## indigo
Design fairArb, start of the top module:
module fairArb (
	input logic [15:0] bids,
	output logic [15:0] wins,
	input logic get_next_win,
	input logic clk,
	input logic rst
		);
Size in the first run: ~380 cells after synthesis, about 23 flip-flops, about 35 I/O pins, about 2700 um^2 of cells after synthesis.
export LEC_CHECK = 0
export CAP_MARGIN = 15
export CORE_MARGIN = 2
export CORE_UTILIZATION = 66
export CTS_CLUSTER_DIAMETER = 366
export CTS_CLUSTER_SIZE = 51
export SETUP_SLACK_MARGIN = -0.03
export SLEW_MARGIN = 20
create_clock -name core_clock -period 2.28 [get_ports {clk}]
run.sh (not shown) runs the stock make flow with config.mk's settings and CLKGATE_MAP_FILE=.
Stage in which a tool error killed indigo: detailed placement (3_5_place_dp).
For willow, these inputs were changed with respect to indigo:
# indigo
export LEC_CHECK = 0
export CAP_MARGIN = 15
export CORE_MARGIN = 2
export CORE_UTILIZATION = 66
export CTS_CLUSTER_DIAMETER = 366
export CTS_CLUSTER_SIZE = 51
export SETUP_SLACK_MARGIN = -0.03
export SLEW_MARGIN = 20
create_clock -name core_clock -period 2.28 [get_ports {clk}]
# willow
export LEC_CHECK = 0
export CAP_MARGIN = 20
export CORE_MARGIN = 2
export CORE_UTILIZATION = 65
export SLEW_MARGIN = 20
create_clock -name core_clock -period 3.26 [get_ports {clk}]
## What came out
Run status, willow: aborted in clock tree synthesis (4_1_cts), error DPL-0038
Summary of willow over indigo: core outline area now larger, share of flip-flops with an asynchronous set or reset after synthesis comparable, starting utilization of the core area dropped 0.49 points, chip area saw an increase, width of the chip rose 0.72%.
Placer's final routability congestion estimate: higher on indigo
The run showing the greater vertical die dimension is willow.
willow -> indigo: gate count of the mapped netlist delta 0, exact match
Comparing indigo against willow, there is no change at all in cell count listed in synth_stat.txt.
Between indigo and willow, the difference in top-level I/O count is negligible.
#### Input delta (garnet over willow)
# willow
export LEC_CHECK = 0
export CAP_MARGIN = 20
export CORE_MARGIN = 2
export CORE_UTILIZATION = 65
export SLEW_MARGIN = 20
create_clock -name core_clock -period 3.26 [get_ports {clk}]
# garnet
export LEC_CHECK = 0
export CAP_MARGIN = 20
export CORE_MARGIN = 2
export CORE_UTILIZATION = 57
export SETUP_SLACK_MARGIN = 0.71
export SLEW_MARGIN = 20
export TNS_END_PERCENT = 5
create_clock -name core_clock -period 4.0 [get_ports {clk}]
## What came out
On and-or/or-and share of the synthesized area, willow tracks garnet almost exactly.
For die size, dividing the value from willow by the value from garnet gives 0.883.
Compare willow and garnet | placeable core region lower: willow
garnet ended with every stage complete and zero timing, DRC or antenna violations.
Floorplan-stage core utilization, willow and garnet, higher one = willow.
Relative to willow, placed instance area decreased by 410 um^2 in garnet.
garnet vs willow — chip height rose about 6.4%.

========
fairArb again, from the RTL that the note above started with.
make LEC_CHECK=0 CAP_MARGIN=20 CORE_MARGIN=2 CORE_UTILIZATION=66 CTS_CLUSTER_SIZE=51 SETUP_SLACK_MARGIN=-0.03 SLEW_MARGIN=20 finish   # period 2.65 ns
The baseline did not get past 3_5_place_dp on DPL-0038.
==> next run, changes <==
CORE_UTILIZATION = 40   (was 66)
CTS_CLUSTER_SIZE = default   (was 51)
SETUP_SLACK_MARGIN = default   (was -0.03)
clock period = 3.51 ns   (was 2.65 ns; I/O delays follow)
Outcome: Now the flow produced a clean layout; synthesized cell count is unchanged; synthesized area is unchanged; die area climbs by 61%.
==> next run, changes <==
clock period = 3.75 ns   (was 3.51 ns; I/O delays follow)
What happened:
- The changed run passed the timing, DRC and antenna checks
- register-to-register slack improved by 120 ps
- via count came out lower by about 4%
- die area stays the same
- final cell count came out lower by 2.0%
- routed wire length came out lower by about 5%
- cell area came out lower by 6.4%
- worst hold slack improved by 4.7 ps

========
fairArb again, from the RTL that the note above started with.
==> flow/design.v (excerpt) <==
module fairArb (
	input logic [15:0] bids,
	output logic [15:0] wins,
	input logic get_next_win,
	input logic clk,
	input logic rst
		);
make LEC_CHECK=0 CAP_MARGIN=20 CORE_MARGIN=2 CORE_UTILIZATION=40 MAX_ROUTING_LAYER=met4 SLEW_MARGIN=20 TNS_END_PERCENT=85 finish   # period 4.0 ns
Rerun with:
- ABC_AREA: default -> 1
- CORE_MARGIN: 2 -> 9
- CORE_UTILIZATION: 40 -> 58
- CTS_CLUSTER_DIAMETER: default -> 239
- CTS_CLUSTER_SIZE: default -> 99
- MAX_ROUTING_LAYER: met4 -> default
- TNS_END_PERCENT: 85 -> 5
Total power climbs by 7.3%.
Via count increases by 11%.
Sequential cell count does not change.
Worst hold slack gets worse by 15 ps.
Fmax increases by 7.7%.
Setup slack improved by 270 ps.
Routed wire length came out lower by 8.4%.
Clock skew is about the same.
Count of clock-buffer cells in the layout went down by 1.
Rerun with:
- ABC_AREA: 1 -> default
- CORE_MARGIN: 9 -> 2
- CORE_UTILIZATION: 58 -> 57
- CTS_CLUSTER_DIAMETER: 239 -> default
- CTS_CLUSTER_SIZE: 99 -> default
- SETUP_SLACK_MARGIN: default -> 0.65
- The new run produced a clean layout
- design area goes up by about 23%
- combinational power is about the same
- sequential share of layout area decreases by 2.5 points
- sequential cell count does not change
- hold slack improves by 29 ps
- clock-buffer cell count came out higher by 1
- setup slack improved by 110 ps
- via count falls by about 1.1%
- first-iteration DRC count fell by about 22%
- total power decreases by 0.46%
- final cell count drops by about 15%
Rerun with:
- CORE_MARGIN: 2 -> 9
- CORE_UTILIZATION: 57 -> 40
- CTS_CLUSTER_DIAMETER: default -> 344
- CTS_CLUSTER_SIZE: default -> 99
- SETUP_SLACK_MARGIN: 0.65 -> default
Effect: The changed run completed without violations; wire length goes down by a little under a tenth; clock-buffer cell count does not change; utilization goes down by 28 points; non-clock buffer count drops by 19; hold slack got worse by 21 ps.
No activity file was given, so power comes from the tool's default toggle rates.
